== run A ==
// alu
module alu #(
	parameter DATA_WIDTH = 32,
	parameter INST_WIDTH = 4
)(
	input                   i_clk,
	input                   i_rst_n,
	input  [DATA_WIDTH-1:0] i_data_a,
	input  [DATA_WIDTH-1:0] i_data_b,
	input  [INST_WIDTH-1:0] i_inst,
	input                   i_valid,
	output [DATA_WIDTH-1:0] o_data,
	output                  o_overflow,
	output                  o_valid
);
==> flow/config.mk <==
export PLATFORM = sky130hd
export DESIGN_NAME = alu
export DESIGN_NICKNAME = alu
export VERILOG_FILES = /design/flow/design.v
export SDC_FILE = /design/flow/constraint.sdc
export NUM_CORES = 4
export LEC_CHECK = 0
export CAP_MARGIN = 20
export CELL_PAD_IN_SITES_GLOBAL_PLACEMENT = 3
export CORE_ASPECT_RATIO = 0.9
export CORE_MARGIN = 10
export CORE_UTILIZATION = 55
export CTS_CLUSTER_SIZE = 54
export MAX_ROUTING_LAYER = met4
export PLACE_DENSITY_LB_ADDON = 0.17
export SETUP_SLACK_MARGIN = 0.34
export SLEW_MARGIN = 35
==> flow/constraint.sdc <==
create_clock -name core_clock -period 11.7 [get_ports {i_clk}]
set_input_delay 2.3400 -clock core_clock [delete_from_list [all_inputs] [get_ports {i_clk}]]
set_output_delay 2.3400 -clock core_clock [all_outputs]
set_load 0.01 [all_outputs]
run.sh (not shown) runs the stock make flow with config.mk's settings and CLKGATE_MAP_FILE=.
Run A never completed, since it errored out during 3_1_place_gp_skip_io.
#### Input delta (run B over run A)
- CORE_ASPECT_RATIO: 0.9 -> unset
- CELL_PAD_IN_SITES_GLOBAL_PLACEMENT: 3 -> unset
- SETUP_SLACK_MARGIN: 0.34 -> unset
- MAX_ROUTING_LAYER: met4 -> unset
- CTS_CLUSTER_SIZE: 54 -> unset
- CORE_MARGIN: 10 -> 2
- PLACE_DENSITY_LB_ADDON: 0.17 -> unset
- CORE_UTILIZATION: 55 -> 40
- SLEW_MARGIN: 35 -> 20
- the clock period (ns, I/O delays scaled along): 11.7 -> 11.8
==> results <==
Run B finished every stage and its layout cleared the timing, DRC and antenna checks. As the logs show, run A stopped at 3_1_place_gp_skip_io after a tool error, so it never reached the end of the flow. Re average size of a mapped cell: no difference whatsoever between run A and run B. Multiplexer share of the synthesized area came out exactly the same in run B and run A. Compared with run A, in run B effective utilization at floorplan lost 16 points; sequential element share of the synthesized area about even. Between run B and run A, the area inside the core boundary is higher for run B. Die boundary height for run B is higher than for run A. In terms of chip area estimate from yosys synthesis, run B and run A differ only marginally. Number of core rows went up by more than 10% going from run A to run B. Chip footprint: run B higher than run A. Taking run A as the reference point, the die extent in x of run B rises by 16 µm.
## Diff of input files: run C against run B
- CORE_UTILIZATION now 68, was 40
- SETUP_SLACK_MARGIN now -0.73, previously not set
- the clock period (ns, I/O delays scaled along) now 9.42, was 11.8
--- outcome ---
To summarise run C: no stage aborted, but the layout did not pass its checks, failing on negative setup slack.
From run C to run B, number of cells produced by synthesis did not move at all.
Changes observed in run C relative to run B: peak per-stage delay on the critical path fell 100 ps, proportion of cell area occupied by multi-input gates fell by 6.2 points, global router's overall resource usage increased 27 points, cell count after placement moved down.

---

alu again, from the RTL that the note above started with.
clock: 6.55 ns
lec_check: 0
abc_area: 1
cap_margin: 20
cell_pad_in_sites_detail_placement: 1
cell_pad_in_sites_global_placement: 2
core_aspect_ratio: 1.63
core_margin: 3
core_utilization: 65
cts_cluster_diameter: 144
gpl_timing_driven: 0
max_routing_layer: met4
min_routing_layer: met1
setup_slack_margin: -0.31
slew_margin: 40
tns_end_percent: 35
The baseline did not get past global placement without I/O (3_1_place_gp_skip_io), error GPL-0301.
Next try:
Settings changed: CELL_PAD_IN_SITES_DETAIL_PLACEMENT 1 to 2, CORE_ASPECT_RATIO 1.63 to not set, CORE_MARGIN 3 to 2, CORE_UTILIZATION 65 to 40, GPL_TIMING_DRIVEN 0 to not set, MIN_ROUTING_LAYER met1 to met2, SETUP_SLACK_MARGIN -0.31 to not set, SLEW_MARGIN 40 to 20, TNS_END_PERCENT 35 to not set.
Clock period 6.55 ns to 12.0 ns, I/O delays scaled along.
Now the flow did not get past global routing (5_1_grt).
Die area came out higher by well over a third.
Synthesized area does not change.
Synthesized cell count is unchanged.

---

alu again, from the RTL that the note above started with.
clock: 10.9 ns
lec_check: 0
cap_margin: 20
cell_pad_in_sites_global_placement: 1
core_margin: 2
core_utilization: 57
cts_cluster_diameter: 33
cts_cluster_size: 95
gpl_timing_driven: 1
place_density_lb_addon: 0.23
setup_slack_margin: -0.61
slew_margin: 5
tns_end_percent: 25
The starting point produced a layout that fails on setup timing.
Rerun with:
Settings changed: CORE_MARGIN 2 to 7, CTS_CLUSTER_DIAMETER 33 to 332, GPL_TIMING_DRIVEN 1 to 0, PLACE_DENSITY_LB_ADDON 0.23 to 0.29.
Clock period 10.9 ns to 12.9 ns, I/O delays scaled along.
The new run completed, yet does not pass: setup timing.
Via count rose by 2.9%.
Sequential share of layout area rose by 0.11 points.
Worst setup slack loses 0.52 ns.
Final area fell by 5.7%.
Global-route usage rose by 1.1 points.
Utilization fell by 3.7 points.
Wire length rose by 13%.
Area after synthesis stays the same.
Synthesized cell count is unchanged.
Final cell count fell by 1.6%.
Die area rose by 7.6%.

---

The RTL this note starts from:
==> flow/design.v <==
module alu #(
	parameter DATA_WIDTH = 32,
	parameter INST_WIDTH = 4
)(
	input                   i_clk,
	input                   i_rst_n,
	input  [DATA_WIDTH-1:0] i_data_a,
	input  [DATA_WIDTH-1:0] i_data_b,
	input  [INST_WIDTH-1:0] i_inst,
	input                   i_valid,
	output [DATA_WIDTH-1:0] o_data,
	output                  o_overflow,
	output                  o_valid
);
	reg [DATA_WIDTH - 1:0] o_data_r, o_data_w;
	reg o_overflow_r, o_overflow_w;
	reg o_valid_r, o_valid_w;
	reg [2 * DATA_WIDTH - 1:0] o_mul_temp;
	integer i;
	assign o_data = o_data_r;
	assign o_overflow = o_overflow_r;
	assign o_valid = o_valid_r;
	always @(*) begin
		if (i_valid) begin
			case (i_inst)
				4'd0: begin
					o_data_w = i_data_a + i_data_b;
					if (i_data_a[DATA_WIDTH - 1] && i_data_b[DATA_WIDTH - 1] && ~o_data_w[DATA_WIDTH - 1]) begin
						o_overflow_w = 1;
					end
					else if (~i_data_a[DATA_WIDTH - 1] && ~i_data_b[DATA_WIDTH - 1] && o_data_w[DATA_WIDTH - 1]) begin
						o_overflow_w = 1;
					end
					else begin
						o_overflow_w = 0;
					end
					o_valid_w = 1;
				end
				4'd1: begin
					o_data_w = i_data_a - i_data_b;
					if (~i_data_a[DATA_WIDTH - 1] && i_data_b[DATA_WIDTH - 1] && o_data_w[DATA_WIDTH - 1]) begin
						o_overflow_w = 1;
					end
					else if (i_data_a[DATA_WIDTH - 1] && ~i_data_b[DATA_WIDTH - 1] && ~o_data_w[DATA_WIDTH - 1]) begin
						o_overflow_w = 1;
					end
					else begin
						o_overflow_w = 0;
					end
					o_valid_w = 1;
				end
				4'd2: begin
					o_data_w = i_data_a * i_data_b;
					if ((i_data_a[DATA_WIDTH - 1] == i_data_b[DATA_WIDTH - 1]) && o_data_w[DATA_WIDTH - 1]) begin
						o_overflow_w = 1;
					end
					else if ((i_data_a[DATA_WIDTH - 1] != i_data_b[DATA_WIDTH - 1]) && ~o_data_w[DATA_WIDTH - 1]) begin
						o_overflow_w = 1;
					end
					else begin
						o_overflow_w = 0;
					end
					o_valid_w = 1;
				end
				4'd3: begin
					if (~i_data_a[DATA_WIDTH - 1] && i_data_b[DATA_WIDTH - 1]) begin
						o_data_w = i_data_a;
					end
					else if (i_data_a[DATA_WIDTH - 1] && ~i_data_b[DATA_WIDTH - 1]) begin
						o_data_w = i_data_b;
					end
					else if (i_data_a > i_data_b) begin
						o_data_w = i_data_a;
					end
					else begin
						o_data_w = i_data_b;
					end
					o_overflow_w = 0;
					o_valid_w = 1;
				end
				4'd4: begin
					if (~i_data_a[DATA_WIDTH - 1] && i_data_b[DATA_WIDTH - 1]) begin
						o_data_w = i_data_b;
					end
					else if (i_data_a[DATA_WIDTH - 1] && ~i_data_b[DATA_WIDTH - 1]) begin
						o_data_w = i_data_a;
					end
					else if (i_data_a < i_data_b) begin
						o_data_w = i_data_a;
					end
					else begin
						o_data_w = i_data_b;
					end
					o_overflow_w = 0;
					o_valid_w = 1;
				end
				4'd5: begin
					{o_overflow_w, o_data_w} = i_data_a + i_data_b;
					o_valid_w = 1;
				end
				4'd6: begin
					o_data_w = i_data_a - i_data_b;
					if (i_data_a < i_data_b) begin
						o_overflow_w = 1;
					end
					else begin
						o_overflow_w = 0;
					end
					o_valid_w = 1;
				end
				4'd7: begin
					o_mul_temp = i_data_a * i_data_b;
					o_overflow_w = 0;
					for (i = DATA_WIDTH; i < 2 * DATA_WIDTH; i = i + 1) begin
						if (o_mul_temp[i]) begin
							o_overflow_w = 1;
						end
					end
					o_data_w = o_mul_temp[DATA_WIDTH - 1:0];
					o_valid_w = 1;
				end
				4'd8: begin
					if (i_data_a > i_data_b) begin
						o_data_w = i_data_a;
					end
					else begin
						o_data_w = i_data_b;
					end
					o_overflow_w = 0;
					o_valid_w = 1;
				end
				4'd9: begin
					if (i_data_a < i_data_b) begin
						o_data_w = i_data_a;
					end
					else begin
						o_data_w = i_data_b;
					end
					o_overflow_w = 0;
					o_valid_w = 1;
				end
				4'd10: begin
					o_data_w = i_data_a & i_data_b;
					o_overflow_w = 0;
					o_valid_w = 1;
				end
				4'd11: begin
					o_data_w = i_data_a | i_data_b;
					o_overflow_w = 0;
					o_valid_w = 1;
				end
				4'd12: begin
					o_data_w = (i_data_a & ~i_data_b) | (~i_data_a & i_data_b);
					o_overflow_w = 0;
					o_valid_w = 1;
				end
				4'd13: begin
					o_data_w = ~i_data_a;
					o_overflow_w = 0;
					o_valid_w = 1;
				end
				4'd14: begin
					for (i = 0; i < DATA_WIDTH; i = i + 1) begin
						o_data_w[i] = i_data_a[DATA_WIDTH - 1 - i];
					end
					o_overflow_w = 0;
					o_valid_w = 1;
				end
				default: begin
					o_overflow_w = 0;
					o_data_w = 0;
					o_valid_w = 1;
				end
			endcase
		end
		else begin
			o_overflow_w = 0;
			o_data_w = 0;
			o_valid_w = 0;
		end
	end
	always @(posedge i_clk or negedge i_rst_n) begin
		if (~i_rst_n) begin
			o_data_r <= 0;
			o_overflow_r <= 0;
			o_valid_r <= 0;
		end
		else begin
			o_data_r <= o_data_w;
			o_overflow_r <= o_overflow_w;
			o_valid_r <= o_valid_w;
		end
	end
endmodule
make LEC_CHECK=0 CAP_MARGIN=20 CORE_ASPECT_RATIO=0.7 CORE_MARGIN=2 CORE_UTILIZATION=68 CTS_CLUSTER_DIAMETER=211 CTS_CLUSTER_SIZE=97 PLACE_DENSITY=0.36 SLEW_MARGIN=20 TNS_END_PERCENT=10 finish   # period 7.49 ns
The starting point finished but fails on negative setup slack.
Then changed:
- CORE_ASPECT_RATIO: 0.7 -> default
- CORE_UTILIZATION: 68 -> 40
- CTS_CLUSTER_DIAMETER: 211 -> default
- CTS_CLUSTER_SIZE: 97 -> default
- PLACE_DENSITY: 0.36 -> default
- TNS_END_PERCENT: 10 -> default
- clock period: 7.49 -> 12.0 ns (I/O delays scaled with it)
Outcome: The changed run finished with timing, DRC and antenna clean. Clock-buffer cell count shrinks by 1. Hold slack gets better by 0.89 ns. Area after synthesis does not change. Critical path depth stays the same. Final area shrinks by 11%. Non-clock buffer count fell by 580. Via count drops by 17%. First-iteration DRC count is lower by 51%. Die area rises by 69%. Worst setup slack improves by 2.8 ns.
Then changed:
- CORE_UTILIZATION: 40 -> 58
- clock period: 12.0 -> 6.47 ns (I/O delays scaled with it)
Effect: This time the run completed and failed the layout checks on negative setup slack; cell area went up by 24%; non-clock buffer count went up by 833; sequential cell count does not change.
Then changed:
- CORE_UTILIZATION: 58 -> 61
- CTS_CLUSTER_SIZE: default -> 97
- clock period: 6.47 -> 11.8 ns (I/O delays scaled with it)
Effect:
- Now the flow ran to the end with no violations
- area after synthesis is unchanged
- die area falls by 4.8%
- final area drops by 19%
- core utilization drops by 12 points
- setup slack is better by 3.1 ns
- routed wire length came out lower by 16%
